==> run a: inputs <==
==> flow/design.v <==
`timescale 1ns / 1ps
module fbindct_8bit #(
  parameter IN_WIDTH = 8,                                  
  parameter INT_BITS = 6,                                  
  parameter FRAC_BITS = 6,                                 
  parameter INTER_WIDTH = IN_WIDTH + INT_BITS + FRAC_BITS, 
  parameter OUT_WIDTH = 20                                 
)(
  input                                        clk,
  input                                        rst,
  input signed [8*IN_WIDTH-1:0]                x_in,         
  input                                        ready_in,     
  input                                        load,         
  output                                       valid_out,    
  output signed [8*OUT_WIDTH-1:0]              y_out         
);
parameter [1:0] IDLE = 2'b00;
parameter [1:0] WAIT = 2'b01;
parameter [1:0] SEND = 2'b10;
reg [1:0] state;
parameter [1:0] STAGE1 = 2'b00;
parameter [1:0] STAGE2 = 2'b01;
parameter [1:0] STAGE3 = 2'b10;
parameter [1:0] STAGE4 = 2'b11;
reg [1:0] stage;
reg signed [IN_WIDTH-1:0] x_reg_0, x_reg_1, x_reg_2, x_reg_3, x_reg_4, x_reg_5, x_reg_6, x_reg_7;
reg done;
assign valid_out = done;
always @(posedge clk) begin : state_machine
  if (rst) begin
    state <= IDLE;
    stage <= STAGE1;
    done <= 1'b0;
    x_reg_0 <= 0;
    x_reg_1 <= 0;
    x_reg_2 <= 0;
    x_reg_3 <= 0;
    x_reg_4 <= 0;
    x_reg_5 <= 0;
    x_reg_6 <= 0;
    x_reg_7 <= 0;
  end else begin
    case (state)
      IDLE: begin
        if(load) begin
          x_reg_0 <= x_in[1*IN_WIDTH-1:0*IN_WIDTH];
          x_reg_1 <= x_in[2*IN_WIDTH-1:1*IN_WIDTH];
          x_reg_2 <= x_in[3*IN_WIDTH-1:2*IN_WIDTH];
          x_reg_3 <= x_in[4*IN_WIDTH-1:3*IN_WIDTH];
          x_reg_4 <= x_in[5*IN_WIDTH-1:4*IN_WIDTH];
          x_reg_5 <= x_in[6*IN_WIDTH-1:5*IN_WIDTH];
          x_reg_6 <= x_in[7*IN_WIDTH-1:6*IN_WIDTH];
          x_reg_7 <= x_in[8*IN_WIDTH-1:7*IN_WIDTH];
          state <= WAIT;
        end
      end
      WAIT: begin
        case (stage)
          STAGE1: begin 
            stage <= STAGE2;
            done <= 1'b0;
          end
          STAGE2: stage <= STAGE3;
          STAGE3: stage <= STAGE4;
          STAGE4: begin 
            state <= SEND;
            stage <= STAGE1;
            done <= 1'b1;
          end
          default : begin 
            stage <= STAGE1;
          end
        endcase
      end
      SEND: begin
        if(ready_in) begin
          state <= IDLE;
          done <= 1'b0;
        end
      end
      default: state <= IDLE;
    endcase
  end
end
reg signed [INTER_WIDTH-1:0] a_reg_0, a_reg_1, a_reg_2, a_reg_3, a_reg_4, a_reg_5, a_reg_6, a_reg_7;
wire signed [INTER_WIDTH-1:0] a_wire_0, a_wire_1, a_wire_2, a_wire_3, a_wire_4, a_wire_5, a_wire_6, a_wire_7;
assign a_wire_0 = (x_reg_0 + x_reg_7) << FRAC_BITS;
assign a_wire_1 = (x_reg_1 + x_reg_6) << FRAC_BITS;
assign a_wire_2 = (x_reg_2 + x_reg_5) << FRAC_BITS;
assign a_wire_3 = (x_reg_3 + x_reg_4) << FRAC_BITS;
assign a_wire_4 = (x_reg_3 - x_reg_4) << FRAC_BITS;
assign a_wire_5 = (x_reg_2 - x_reg_5) << FRAC_BITS;
assign a_wire_6 = (x_reg_1 - x_reg_6) << FRAC_BITS;
assign a_wire_7 = (x_reg_0 - x_reg_7) << FRAC_BITS;
always @(posedge clk) begin : stage1
  if(rst) begin
    a_reg_0 <= 0;
    a_reg_1 <= 0;
    a_reg_2 <= 0;
    a_reg_3 <= 0;
    a_reg_4 <= 0;
    a_reg_5 <= 0;
    a_reg_6 <= 0;
    a_reg_7 <= 0;
  end else if(stage == STAGE1) begin
    a_reg_0 <= a_wire_0;
    a_reg_1 <= a_wire_1;
    a_reg_2 <= a_wire_2;
    a_reg_3 <= a_wire_3;
    a_reg_4 <= a_wire_4;
    a_reg_5 <= a_wire_5;
    a_reg_6 <= a_wire_6;
    a_reg_7 <= a_wire_7;
  end
end
reg signed [INTER_WIDTH-1:0] b_reg_0, b_reg_1;
wire signed [INTER_WIDTH-1:0] b_wire_0, b_wire_1;
assign b_wire_0 = (a_reg_5>>>2) + (a_reg_5>>>3) + a_reg_6;             
assign b_wire_1 = (b_wire_0>>>1) + (b_wire_0>>>3) - a_reg_5;           
always @(posedge clk) begin : stage2
  if(rst) begin
    b_reg_0 <= 0;
    b_reg_1 <= 0;
  end else if(stage == STAGE2) begin
    b_reg_0 <= b_wire_0;
    b_reg_1 <= b_wire_1;
  end
end
reg signed [INTER_WIDTH-1:0] c_reg_0, c_reg_1, c_reg_2, c_reg_3, c_reg_4, c_reg_5, c_reg_6, c_reg_7;
wire signed [INTER_WIDTH-1:0] c_wire_0, c_wire_1, c_wire_2, c_wire_3, c_wire_4, c_wire_5, c_wire_6, c_wire_7;
assign c_wire_0 = a_reg_0 + a_reg_3;
assign c_wire_1 = a_reg_2 + a_reg_1;
assign c_wire_2 = a_reg_1 - a_reg_2;
assign c_wire_3 = a_reg_0 - a_reg_3;
assign c_wire_4 = a_reg_4 + b_reg_1;
assign c_wire_5 = a_reg_4 - b_reg_1;
assign c_wire_6 = a_reg_7 - b_reg_0;
assign c_wire_7 = b_reg_0 + a_reg_7;
always @(posedge clk) begin : stage3 
  if(rst) begin
    c_reg_0 <= 0;
    c_reg_1 <= 0;
    c_reg_2 <= 0;
    c_reg_3 <= 0;
    c_reg_4 <= 0;
    c_reg_5 <= 0;
    c_reg_6 <= 0;
    c_reg_7 <= 0;
  end else if(stage == STAGE3) begin
    c_reg_0 <= c_wire_0;
    c_reg_1 <= c_wire_1;
    c_reg_2 <= c_wire_2;
    c_reg_3 <= c_wire_3;
    c_reg_4 <= c_wire_4;
    c_reg_5 <= c_wire_5;
    c_reg_6 <= c_wire_6;
    c_reg_7 <= c_wire_7;
  end
end
reg signed [INTER_WIDTH-1:0] d_reg_0, d_reg_1, d_reg_2, d_reg_3, d_reg_4, d_reg_5, d_reg_6;
wire signed [INTER_WIDTH-1:0] d_wire_0, d_wire_1, d_wire_2, d_wire_3, d_wire_4, d_wire_5, d_wire_6;
assign d_wire_0 = c_reg_0 + c_reg_1;                                          
assign d_wire_1 = (d_wire_0>>>1) - c_reg_1;                                   
assign d_wire_2 = c_reg_2 - ((c_reg_3>>>2) + (c_reg_3>>>3));                 
assign d_wire_3 = c_reg_3 + (d_wire_2>>>2) + (d_wire_2>>>3);                 
assign d_wire_4 = c_reg_4 - (c_reg_7>>>3);                                    
assign d_wire_5 = c_reg_5 + (c_reg_6>>>1) + (c_reg_6>>>2) + (c_reg_6>>>3);  
assign d_wire_6 = c_reg_6 - (d_wire_5>>>1);                                   
always @(posedge clk) begin : stage4 
  if(rst) begin
    d_reg_0 <= 0;
    d_reg_1 <= 0;
    d_reg_2 <= 0;
    d_reg_3 <= 0;
    d_reg_4 <= 0;
    d_reg_5 <= 0;
    d_reg_6 <= 0;
  end else if(stage == STAGE4) begin
    d_reg_0 <= d_wire_0;
    d_reg_1 <= d_wire_1;
    d_reg_2 <= d_wire_2;
    d_reg_3 <= d_wire_3;
    d_reg_4 <= d_wire_4;
    d_reg_5 <= d_wire_5;
    d_reg_6 <= d_wire_6;
  end
end
reg [INTER_WIDTH-1:0] c_reg7_delay;
always @(posedge clk) begin : delay_c_reg
  if (rst) begin
    c_reg7_delay <= 1'b0;
  end else begin
    c_reg7_delay <= c_reg_7;
  end
end
assign y_out[1*OUT_WIDTH-1:0*OUT_WIDTH] = d_reg_0;
assign y_out[2*OUT_WIDTH-1:1*OUT_WIDTH] = c_reg7_delay;
assign y_out[3*OUT_WIDTH-1:2*OUT_WIDTH] = d_reg_3;
assign y_out[4*OUT_WIDTH-1:3*OUT_WIDTH] = d_reg_6;
assign y_out[5*OUT_WIDTH-1:4*OUT_WIDTH] = d_reg_1;
assign y_out[6*OUT_WIDTH-1:5*OUT_WIDTH] = d_reg_5;
assign y_out[7*OUT_WIDTH-1:6*OUT_WIDTH] = d_reg_2;
assign y_out[8*OUT_WIDTH-1:7*OUT_WIDTH] = d_reg_4;
endmodule
==> flow/run.sh <==
#!/bin/bash
# the make line also repeats each setting of config.mk as NAME=value (left out here)
make -C /OpenROAD-flow-scripts/flow DESIGN_CONFIG=/design/flow/config.mk WORK_HOME=/design/flow/orfs CLKGATE_MAP_FILE= finish
==> flow/config.mk <==
export PLATFORM = sky130hd
export DESIGN_NAME = fbindct_8bit
export DESIGN_NICKNAME = fbindct_8bit
export VERILOG_FILES = /design/flow/design.v
export SDC_FILE = /design/flow/constraint.sdc
export NUM_CORES = 4
export LEC_CHECK = 0
export CAP_MARGIN = 20
export CORE_MARGIN = 2
export CORE_UTILIZATION = 67
export SLEW_MARGIN = 20
==> flow/constraint.sdc <==
create_clock -name core_clock -period 5.08 [get_ports {clk}]
set_input_delay 1.0160 -clock core_clock [delete_from_list [all_inputs] [get_ports {clk}]]
set_output_delay 1.0160 -clock core_clock [all_outputs]
set_load 0.01 [all_outputs]
==> inputs of run b, as changes to run a <==
- CORE_UTILIZATION: 67 -> 66
==> flow/constraint.sdc (replaced) <==
create_clock -name core_clock -period 5.07 [get_ports {clk}]
set_input_delay 1.0140 -clock core_clock [delete_from_list [all_inputs] [get_ports {clk}]]
set_output_delay 1.0140 -clock core_clock [all_outputs]
set_load 0.01 [all_outputs]
==> summary of the runs <==
- Run b produced a layout that fails on setup timing. Run a produced a layout that fails on setup timing.
- In run a the maximum frequency is higher than in run b, by about 0.9%.
- In sequential power, run b and run a hardly differ.
- Of run b and run a, run b has the higher power (gap about 0.6%, measured against run a).
- Of run a and run b, run b has the higher count of clock-buffer cells in the layout (gap 5).
- Of run b and run a, run b has the higher combinational power (gap about 2%, measured against run a).
- Critical path depth is the same in run b and run a.
- In synthesized cell count, run b and run a do not differ.
- In run b the clock skew is lower than in run a, by 4.6 ps.
No activity file was given, so power comes from the tool's default toggle rates.
